main:
Design EX, start of the top module:
module EX (
    input clk,
    input rst_n,
    input en,
    input stage_ID_EX__EX_regwrite,
    input stage_ID_EX__EX_memtoreg,
    input stage_ID_EX__EX_memread,
    input stage_ID_EX__EX_memwrite,
    input stage_ID_EX__EX_alusrc,
    input [1:0] stage_ID_EX__EX_aluop,
    input stage_ID_EX__EX_regdst,
    input stage_ID_EX__EX_sys_en,
    input [31:0]stage_ID_EX__EX_rs_data,
    input [31:0]stage_ID_EX__EX_rt_data,
    input [4:0]stage_ID_EX__EX_rs_id,
    input [4:0]stage_ID_EX__EX_rt_id,
    input [4:0]stage_ID_EX__EX_rd_id,
    input [31:0]stage_ID_EX__EX_sign_ext,
    input [2:0]stage_ID_EX__EX_funct3,
    input sys__EX_done,
    output reg stage_EX_MEM__MEM_regwrite,
    output reg stage_EX_MEM__MEM_memtoreg,
    output reg stage_EX_MEM__MEM_memread,
    output reg stage_EX_MEM__MEM_memwrite,
    output reg [31:0] stage_EX_MEM__MEM_alures,
    output reg [31:0] stage_EX_MEM__MEM_store_data,
    output reg [4:0]  stage_EX_MEM__MEM_rd_id,
    output EX__HDUbr_regwrite,
    output EX__HDU_memread,
    output [4:0] EX__HDU_HDUbr_rd_id,
    output reg  EX_stall_for_sys,
    input  FU__EX_rs_wb,
    input  FU__EX_rs_mem,
    input  FU__EX_rt_wb,
    input  FU__EX_rt_mem,
    input [31:0]  WB__EX_for_help,
    input [31:0]  MEM__EX_for_help
);
For scale: ~1800 cells after synthesis, roughly 74 flip-flops, ~280 I/O pins, roughly 13000 µm² of cells after synthesis.
Settings: LEC_CHECK=0, CAP_MARGIN=0, CELL_PAD_IN_SITES_GLOBAL_PLACEMENT=1, CORE_ASPECT_RATIO=0.5, CORE_MARGIN=5, CORE_UTILIZATION=53, CTS_CLUSTER_DIAMETER=292, CTS_CLUSTER_SIZE=52, GPL_TIMING_DRIVEN=1, MAX_ROUTING_LAYER=met5, PLACE_DENSITY_LB_ADDON=0.3, SETUP_SLACK_MARGIN=-0.52, SLEW_MARGIN=35, TNS_END_PERCENT=5; clock period 6.44 ns.
run.sh (not shown) runs the stock make flow with config.mk's settings and CLKGATE_MAP_FILE=.
#### Input delta (the feature branch over main)
# main
export LEC_CHECK = 0
export CAP_MARGIN = 0
export CELL_PAD_IN_SITES_GLOBAL_PLACEMENT = 1
export CORE_ASPECT_RATIO = 0.5
export CORE_MARGIN = 5
export CORE_UTILIZATION = 53
export CTS_CLUSTER_DIAMETER = 292
export CTS_CLUSTER_SIZE = 52
export GPL_TIMING_DRIVEN = 1
export MAX_ROUTING_LAYER = met5
export PLACE_DENSITY_LB_ADDON = 0.3
export SETUP_SLACK_MARGIN = -0.52
export SLEW_MARGIN = 35
export TNS_END_PERCENT = 5
create_clock -name core_clock -period 6.44 [get_ports {clk}]
# the feature branch
export LEC_CHECK = 0
export CAP_MARGIN = 20
export CORE_MARGIN = 2
export CORE_UTILIZATION = 40
export SLEW_MARGIN = 20
create_clock -name core_clock -period 5.1 [get_ports {clk}]
Findings:
No stage failed in main, and the final checks on the layout all came back clean. The feature branch completed end to end with timing, DRC and antenna clean. Per-cell via count in the routed design in the feature branch is 9.9% below main. The feature branch ended up with stage_EX_MEM__MEM_alures[31] as its critical path endpoint; main ended up with stage_EX_MEM__MEM_alures[29]. The feature branch falls short of main in pre-CTS setup slack. | met3 track demand over resource | the feature branch vs main | 7.5 points lower |. Re worst hold slack: the feature branch is 24 ps down on main. Relative contribution of combinational cells to total power: the feature branch vs main up 5.0 points. main has a lower number of cell instances on the worst register-to-register path than the feature branch. Diff main -> the feature branch: clock skew held steady; final area grew by 2600 µm²; total buffers and inverters traversed by the critical path grew by 5; critical path depth in cells grew by 4.


job 101:
EX again, from the RTL that the note above started with.
==> flow/config.mk <==
export PLATFORM = sky130hd
export DESIGN_NAME = EX
export DESIGN_NICKNAME = EX
export VERILOG_FILES = /design/flow/design.v
export SDC_FILE = /design/flow/constraint.sdc
export NUM_CORES = 4
export LEC_CHECK = 0
export ABC_AREA = 0
export CAP_MARGIN = 20
export CELL_PAD_IN_SITES_GLOBAL_PLACEMENT = 1
export CORE_ASPECT_RATIO = 1.83
export CORE_MARGIN = 3
export CORE_UTILIZATION = 40
export CTS_CLUSTER_DIAMETER = 270
export GPL_TIMING_DRIVEN = 0
export HOLD_SLACK_MARGIN = 0.22
export MAX_ROUTING_LAYER = met4
export PLACE_DENSITY = 0.45
export SETUP_SLACK_MARGIN = 0.21
export SLEW_MARGIN = 35
==> flow/constraint.sdc <==
create_clock -name core_clock -period 3.76 [get_ports {clk}]
set_input_delay 0.7520 -clock core_clock [delete_from_list [all_inputs] [get_ports {clk}]]
set_output_delay 0.7520 -clock core_clock [all_outputs]
set_load 0.01 [all_outputs]
From the logs: job 101 reached the end of the flow and failed the layout checks with setup timing.
> inputs changed (job 101 -> job 102)
Settings: changing SETUP_SLACK_MARGIN from 0.21 to 0.77; removing MAX_ROUTING_LAYER (formerly met4); removing CELL_PAD_IN_SITES_GLOBAL_PLACEMENT (formerly 1); removing CORE_ASPECT_RATIO (formerly 1.83); removing HOLD_SLACK_MARGIN (formerly 0.22); changing CORE_UTILIZATION from 40 to 56; removing ABC_AREA (formerly 0); removing CTS_CLUSTER_DIAMETER (formerly 270); removing PLACE_DENSITY (formerly 0.45); removing GPL_TIMING_DRIVEN (formerly 0); changing SLEW_MARGIN from 35 to 20; changing CORE_MARGIN from 3 to 2; changing the clock period (ns, I/O delays scaled along) from 3.76 to 4.21.
--- outcome ---
Comparing job 101 and job 102, number of I/O port buffers is higher on job 102.
The vertical die dimension of job 102 falls short of that of job 101 by about 37%.
Taking job 102 as 1.0, job 101 lands at 0.891 on width of the chip.
In the reports for job 101 and job 102, the smaller area of the core belongs to job 102.
Of job 102 and job 101, it is job 102 that has the lower number of core rows.
Post-CTS resize count ends up higher on job 101.
Worst-case setup slack after placement is lower on job 101
Number of setup buffers added after CTS delta for job 102 relative to job 101: 24 lower
Among job 101 and job 102, the run that stopped before the end is job 102, and it is the only one.
Stage in which a tool error killed job 102: global routing.
Completing all stages was not enough for job 101: its layout failed the final checks because of setup timing.
Input-level comparison between job 103 and job 102:
Settings: setting ABC_AREA to 1 for the first time; removing SETUP_SLACK_MARGIN (formerly 0.77); setting CTS_CLUSTER_DIAMETER to 270 for the first time; changing CORE_MARGIN from 2 to 5; changing CORE_UTILIZATION from 56 to 40; changing the clock period (ns, I/O delays scaled along) from 4.21 to 5.2.
Notes after the runs:
- The remaining runs in job 102 and job 103 completed every stage, whereas job 102 halted early.
- Seen in the log of job 102: GRT-0232 during global routing, after which the run never completed.
- Floorplan utilization is higher on job 102
- Worst slack at placement: higher on job 103
- Compare job 103 and job 102 | area of placed instances lower: job 103
- From job 102 to job 103 the numbers moved as follows: count of placed standard cells including taps increased by 19% relative to the old numbers; post-synth design cell area dropped 0.70%; post-cts resize count went down 176; sequential fraction of the synthesis area now sits at about the same level.
Here is what was changed in the inputs of job 104 compared with job 103.
Settings: changing CORE_MARGIN from 5 to 2; setting CORE_ASPECT_RATIO to 0.5 for the first time; changing CTS_CLUSTER_DIAMETER from 270 to 204; setting CTS_CLUSTER_SIZE to 17 for the first time; removing ABC_AREA (formerly 1).
[summary]
Job 104 against job 103; global-route wire length before repair is down by a few percent. Job 104 against job 103: combinational share of power went up 0.3 points, growth of design area from synthesis to finish went up 0.88 points, combined global-route utilization of all metal layers went up 2.0 points. Area after synthesis is lower on job 103.


EX again, from the RTL that the note above started with.
==> flow/design.v (excerpt) <==
module EX (
    input clk,
    input rst_n,
    input en,
    input stage_ID_EX__EX_regwrite,
    input stage_ID_EX__EX_memtoreg,
    input stage_ID_EX__EX_memread,
    input stage_ID_EX__EX_memwrite,
    input stage_ID_EX__EX_alusrc,
    input [1:0] stage_ID_EX__EX_aluop,
    input stage_ID_EX__EX_regdst,
    input stage_ID_EX__EX_sys_en,
    input [31:0]stage_ID_EX__EX_rs_data,
    input [31:0]stage_ID_EX__EX_rt_data,
    input [4:0]stage_ID_EX__EX_rs_id,
    input [4:0]stage_ID_EX__EX_rt_id,
    input [4:0]stage_ID_EX__EX_rd_id,
    input [31:0]stage_ID_EX__EX_sign_ext,
    input [2:0]stage_ID_EX__EX_funct3,
    input sys__EX_done,
    output reg stage_EX_MEM__MEM_regwrite,
    output reg stage_EX_MEM__MEM_memtoreg,
    output reg stage_EX_MEM__MEM_memread,
    output reg stage_EX_MEM__MEM_memwrite,
    output reg [31:0] stage_EX_MEM__MEM_alures,
    output reg [31:0] stage_EX_MEM__MEM_store_data,
    output reg [4:0]  stage_EX_MEM__MEM_rd_id,
    output EX__HDUbr_regwrite,
    output EX__HDU_memread,
    output [4:0] EX__HDU_HDUbr_rd_id,
    output reg  EX_stall_for_sys,
    input  FU__EX_rs_wb,
    input  FU__EX_rs_mem,
    input  FU__EX_rt_wb,
    input  FU__EX_rt_mem,
    input [31:0]  WB__EX_for_help,
    input [31:0]  MEM__EX_for_help
);
localparam S0 = 0;  
localparam S1 = 1;  
wire [31:0] FMP1_out_rs;
wire [31:0] FMP1_out_rt;
wire [31:0] FMP2_out_rs;
wire [31:0] FMP2_out_rt;
wire [31:0] alu_in_rs;
wire [31:0] alu_in_rt;
reg  [31:0] alu_res;
assign FMP1_out_rs = (FU__EX_rs_wb)?WB__EX_for_help:stage_ID_EX__EX_rs_data;
assign FMP1_out_rt = (FU__EX_rt_wb)?WB__EX_for_help:stage_ID_EX__EX_rt_data;
assign FMP2_out_rs = (FU__EX_rs_mem)?MEM__EX_for_help:FMP1_out_rs;
assign FMP2_out_rt = (FU__EX_rt_mem)?MEM__EX_for_help:FMP1_out_rt;
assign alu_in_rs = FMP2_out_rs;
assign alu_in_rt = (stage_ID_EX__EX_alusrc)?stage_ID_EX__EX_sign_ext:FMP2_out_rt;
always@* begin
    case ({stage_ID_EX__EX_aluop,stage_ID_EX__EX_funct3})
        5'b00000: alu_res = alu_in_rs+alu_in_rt;
        5'b01000: alu_res = alu_in_rs+alu_in_rt;
        5'b10000: alu_res = alu_in_rs-alu_in_rt;
        5'b01001: alu_res = alu_in_rs<<alu_in_rt[4:0];
        5'b01101: alu_res = alu_in_rs>>alu_in_rt[4:0];
        5'b10101: alu_res = $signed(alu_in_rs)>>>alu_in_rt[4:0];
  ...
Settings: LEC_CHECK=0, ABC_AREA=0, CAP_MARGIN=10, CELL_PAD_IN_SITES_DETAIL_PLACEMENT=2, CELL_PAD_IN_SITES_GLOBAL_PLACEMENT=3, CORE_MARGIN=9, CORE_UTILIZATION=40, GPL_TIMING_DRIVEN=0, PLACE_DENSITY_LB_ADDON=0.13, SLEW_MARGIN=20; clock period 3.22 ns.
The baseline aborted during 3_3_place_gp, error FLW-0024.
Change:
ABC_AREA = 1   (was 0)
CAP_MARGIN = 20   (was 10)
CELL_PAD_IN_SITES_DETAIL_PLACEMENT = 0   (was 2)
CELL_PAD_IN_SITES_GLOBAL_PLACEMENT = unset   (was 3)
CORE_MARGIN = 2   (was 9)
HOLD_SLACK_MARGIN = 0.13   (was unset)
PLACE_DENSITY_LB_ADDON = unset   (was 0.13)
clock period = 8.66 ns   (was 3.22 ns; I/O delays follow)
Result: With this change the flow finished with timing, DRC and antenna clean; die area fell by about 14%; synthesized cell count rises by about 30%; synthesized area falls by about 0.7%.
Change:
CELL_PAD_IN_SITES_DETAIL_PLACEMENT = unset   (was 0)
CORE_UTILIZATION = 72   (was 40)
CTS_CLUSTER_DIAMETER = 371   (was unset)
CTS_CLUSTER_SIZE = 100   (was unset)
GPL_TIMING_DRIVEN = unset   (was 0)
HOLD_SLACK_MARGIN = unset   (was 0.13)
TNS_END_PERCENT = 20   (was unset)
clock period = 4.47 ns   (was 8.66 ns; I/O delays follow)
After rerunning:
- The new run died in 3_3_place_gp
- synthesized cell count stays the same
- synthesized area does not change
- die size came out lower by 44%
Change:
ABC_AREA = unset   (was 1)
CORE_UTILIZATION = 40   (was 72)
CTS_CLUSTER_DIAMETER = unset   (was 371)
CTS_CLUSTER_SIZE = unset   (was 100)
TNS_END_PERCENT = unset   (was 20)
clock period = 5.12 ns   (was 4.47 ns; I/O delays follow)
=>
- The new run ran to the end with no violations
- die area goes up by well over a third
- synthesized cell count went down by a quarter to a third
- area after synthesis is higher slightly
Power and IR drop assume default switching activity.
